// geofence
module geofence ( clk,reset,X,Y,valid,is_inside);
input clk;
input reset;
input [9:0] X;
input [9:0] Y;
output reg valid;
output is_inside;
reg [2:0]state, next_state;
parameter IDLE = 3'd0,
	  READ = 3'd1,
      SORTING = 3'd2,
	  CAL = 3'd3,
	  OUT = 3'd4,
      BUFFF = 3'd5;
reg [2:0] sort_cnt;
reg [2:0] cnt;
reg [9:0] tmp_x[0:5];
reg [9:0] tmp_y[0:5];
reg [9:0] target_x;
reg [9:0] target_y;
reg [2:0] sort_idx;
reg signed [10:0] buf1;
reg signed [10:0] buf2;
reg signed [21:0] tmp;
reg done;
wire signed [21:0]mul;
assign mul = buf1 * buf2;
reg [5:0] result;
assign is_inside = &result | &(~result);
always@(posedge clk or posedge reset)begin
    if(reset)
        state <= IDLE;
    else 
        state <= next_state;
end
always@(*)begin
    if(reset)
        next_state = IDLE;
    else begin
        case(state)
            IDLE:
                next_state = READ;
            READ:begin
                if(done == 1) next_state = SORTING;
                else next_state = READ;  
            end
            SORTING:begin
                if(sort_idx == 0) next_state = CAL;
                else next_state = SORTING;
            end
            CAL:begin
                if(sort_idx == 6) next_state = OUT;
                else next_state = CAL;
            end 
            OUT:
                next_state = BUFFF;
            BUFFF:
                next_state = READ; 
            default:    next_state = IDLE;
        endcase
    end 
end
always@(posedge clk or posedge reset)begin
    if(reset)begin
        cnt <= 0;
        done <= 0;
        sort_cnt <= 1;
        sort_idx <= 4;
        valid <= 0;
    end
    else begin
        if(next_state == READ) begin
            valid <= 0;
            case(cnt)
                0:begin
                    target_x <= X;
                    target_y <= Y;
                end
                1:begin
  ...
Size: about 210 flip-flops.
export LEC_CHECK = 0
export CAP_MARGIN = 20
export CORE_MARGIN = 2
export CORE_UTILIZATION = 72
export CTS_CLUSTER_SIZE = 21
export HOLD_SLACK_MARGIN = -0.08
export SETUP_SLACK_MARGIN = 0.82
export SLEW_MARGIN = 20
create_clock -name core_clock -period 6.86 [get_ports {clk}]
run.sh (not shown) runs the stock make flow with config.mk's settings and CLKGATE_MAP_FILE=.
The starting point completed, yet does not pass: setup timing.
Change:
CORE_UTILIZATION = 64   (was 72)
CTS_CLUSTER_SIZE = not set   (was 21)
HOLD_SLACK_MARGIN = not set   (was -0.08)
SETUP_SLACK_MARGIN = not set   (was 0.82)
clock period = 8.09 ns   (was 6.86 ns; I/O delays follow)
With this change the flow ran to the end with no violations.
Via count fell by a few percent.
Synthesized cell count is unchanged.
Final area is lower by a few percent.
Wire length shrinks by a few percent.
Sequential share of layout area goes up by 0.72 points.
Synthesized area is unchanged.
First-iteration DRC count went down by about a fifth.
Die size came out higher by roughly a tenth.
Clock skew stays flat.
Change:
CORE_UTILIZATION = 68   (was 64)
CTS_CLUSTER_SIZE = 31   (was not set)
clock period = 5.96 ns   (was 8.09 ns; I/O delays follow)
Outcome: This time the run finished but fails on setup timing; fmax rises by 10%; synthesized area does not change; setup slack loses 1.4 ns; die size decreases by 5.8%; cell area is higher by 4.4%; core utilization is higher by 7.7 points.
Change:
ABC_AREA = 1   (was not set)
CORE_UTILIZATION = 72   (was 68)
CTS_CLUSTER_SIZE = not set   (was 31)
PLACE_DENSITY = 0.38   (was not set)
SETUP_SLACK_MARGIN = 2.31   (was not set)
TNS_END_PERCENT = 5   (was not set)
clock period = 7.74 ns   (was 5.96 ns; I/O delays follow)
Outcome:
- The changed run produced a clean layout
- register-to-register slack is better by 2.0 ns
- count of clock-buffer cells in the layout rose by 1
- fmax rose by 2.6%
- core utilization rose by 4.2 points
- hold slack gains 0.0071 ns
- final area went up by 2.5%
- worst setup slack improved by 2.0 ns
- area after synthesis increases by 3.7%
- die size shrinks by 2.0%


The RTL this note starts from:
==> flow/design.v <==
module geofence ( clk,reset,X,Y,valid,is_inside);
input clk;
input reset;
input [9:0] X;
input [9:0] Y;
output reg valid;
output is_inside;
reg [2:0]state, next_state;
parameter IDLE = 3'd0,
	  READ = 3'd1,
      SORTING = 3'd2,
	  CAL = 3'd3,
	  OUT = 3'd4,
      BUFFF = 3'd5;
reg [2:0] sort_cnt;
reg [2:0] cnt;
reg [9:0] tmp_x[0:5];
reg [9:0] tmp_y[0:5];
reg [9:0] target_x;
reg [9:0] target_y;
reg [2:0] sort_idx;
reg signed [10:0] buf1;
reg signed [10:0] buf2;
reg signed [21:0] tmp;
reg done;
wire signed [21:0]mul;
assign mul = buf1 * buf2;
reg [5:0] result;
assign is_inside = &result | &(~result);
always@(posedge clk or posedge reset)begin
    if(reset)
        state <= IDLE;
    else 
        state <= next_state;
end
always@(*)begin
    if(reset)
        next_state = IDLE;
    else begin
        case(state)
            IDLE:
                next_state = READ;
            READ:begin
                if(done == 1) next_state = SORTING;
                else next_state = READ;  
            end
            SORTING:begin
                if(sort_idx == 0) next_state = CAL;
                else next_state = SORTING;
            end
            CAL:begin
                if(sort_idx == 6) next_state = OUT;
                else next_state = CAL;
            end 
            OUT:
                next_state = BUFFF;
            BUFFF:
                next_state = READ; 
            default:    next_state = IDLE;
        endcase
    end 
end
always@(posedge clk or posedge reset)begin
    if(reset)begin
        cnt <= 0;
        done <= 0;
        sort_cnt <= 1;
        sort_idx <= 4;
        valid <= 0;
    end
    else begin
        if(next_state == READ) begin
            valid <= 0;
            case(cnt)
                0:begin
                    target_x <= X;
                    target_y <= Y;
                end
                1:begin
                    tmp_x[0] <= X;
                    tmp_y[0] <= Y;
                end
                2:begin
                    tmp_x[1] <= X;
                    tmp_y[1] <= Y;
                end
                3:begin
                    tmp_x[2] <= X;
                    tmp_y[2] <= Y;
                end
                4:begin
                    tmp_x[3] <= X;
                    tmp_y[3] <= Y;
                end
                5:begin
                    tmp_x[4] <= X;
                    tmp_y[4] <= Y;
                end
                6:begin
                    tmp_x[5] <= X;
                    tmp_y[5] <= Y;
                end
            endcase
            if(cnt < 6)
                cnt <= cnt + 1;
            else begin
                cnt <= 0;
                done <= 1;
            end
        end
        else if(next_state == SORTING)begin
            done <= 0;
            case(cnt)
                0:begin
                    buf1 <= tmp_x[sort_cnt] - tmp_x[0];         
                    cnt <= cnt + 1;
                end
                1:begin      
                    buf2 <= tmp_y[sort_cnt+1] - tmp_y[0];    
                    cnt <= cnt + 1;
                end
                2:begin
                    tmp <= mul;
                    buf2 <= tmp_y[sort_cnt] - tmp_y[0];    
                    cnt <= cnt + 1;
                end
                3:begin
                    buf1 <= tmp_x[sort_cnt+1] - tmp_x[0];
                    cnt <= cnt + 1;
                end
                4:begin
                    if(tmp > mul)begin
                        cnt <= 5;
                    end
                    else begin
                        if(sort_cnt == sort_idx) begin
                            sort_idx <= sort_idx - 1;
                            sort_cnt <= 1;
                        end
                        else 
                            sort_cnt <= sort_cnt + 1;
                        cnt <= 0;
                    end
                end
                5:begin
                    tmp_x[sort_cnt] <= tmp_x[sort_cnt+1];
                    tmp_x[sort_cnt+1] <= tmp_x[sort_cnt];
                    tmp_y[sort_cnt] <= tmp_y[sort_cnt+1];
                    tmp_y[sort_cnt+1] <= tmp_y[sort_cnt];
                    if(sort_cnt == sort_idx) begin
                        sort_idx <= sort_idx - 1;
                        sort_cnt <= 1;
                    end
                    else 
                        sort_cnt <= sort_cnt + 1;
                    cnt <= 0;
                end
            endcase
        end
        else if(next_state == CAL)begin
            case(cnt)
            0:begin
                buf1 <= tmp_x[sort_idx] - target_x;
            end
            1:begin
                if(sort_idx == 5)
                    buf2 <= tmp_y[0] - target_y;
                else
                    buf2 <= tmp_y[sort_idx+1] - target_y;
            end
            2:begin
                tmp <= mul;
                buf2 <= tmp_y[sort_idx] - target_y;
            end
            3:begin
                if(sort_idx == 5)
                    buf1 <= tmp_x[0] - target_x;
                else
                    buf1 <= tmp_x[sort_idx+1] - target_x;
             end
            4:begin
                result[sort_idx] <= (tmp > mul);
                sort_idx <= sort_idx + 1;
            end
            endcase
            if(cnt < 4)begin
                cnt <= cnt + 1;
            end
            else 
                cnt <= 0;
        end
        else if(next_state == OUT)begin
            sort_idx <= 4;
            sort_cnt <= 1;
            cnt <= 0;
            valid <= 1;
        end
    end
end
endmodule
Settings: LEC_CHECK=0, ABC_AREA=1, CAP_MARGIN=20, CELL_PAD_IN_SITES_GLOBAL_PLACEMENT=3, CORE_ASPECT_RATIO=0.76, CORE_MARGIN=4, CORE_UTILIZATION=22, CTS_CLUSTER_DIAMETER=220, GPL_ROUTABILITY_DRIVEN=0, MAX_ROUTING_LAYER=met4, MIN_ROUTING_LAYER=met2, SETUP_SLACK_MARGIN=0.31, SLEW_MARGIN=20, TNS_END_PERCENT=5; clock period 8.0 ns.
The first run passed the timing, DRC and antenna checks.
Rerun with:
ABC_AREA = unset   (was 1)
CELL_PAD_IN_SITES_GLOBAL_PLACEMENT = unset   (was 3)
CORE_ASPECT_RATIO = unset   (was 0.76)
CORE_MARGIN = 2   (was 4)
CORE_UTILIZATION = 40   (was 22)
CTS_CLUSTER_DIAMETER = unset   (was 220)
GPL_ROUTABILITY_DRIVEN = unset   (was 0)
MAX_ROUTING_LAYER = unset   (was met4)
MIN_ROUTING_LAYER = unset   (was met2)
SETUP_SLACK_MARGIN = unset   (was 0.31)
TNS_END_PERCENT = unset   (was 5)
clock period = 7.4 ns   (was 8.0 ns; I/O delays follow)
The changed run produced a clean layout.
Critical path depth drops by 1.
Worst setup slack gets worse by 0.48 ns.
Clock skew came out higher by 0.015 ns.
Final area drops by a little under a tenth.
Sequential share of layout area came out higher by 2.0 points.
Wire length fell by a quarter to a third.
Clock-buffer cell count came out lower by 5.
Rerun with:
ABC_AREA = 1   (was unset)
CORE_UTILIZATION = 44   (was 40)
PLACE_DENSITY_LB_ADDON = 0.07   (was unset)
clock period = 8.0 ns   (was 7.4 ns; I/O delays follow)
=> Fmax went up by about 1.4%. Worst setup slack is better by 0.70 ns. Hold slack is better by 0.032 ns. Global-route usage went up by 4.6 points. Die size went down by 5.6%. Critical path depth went down by 2.
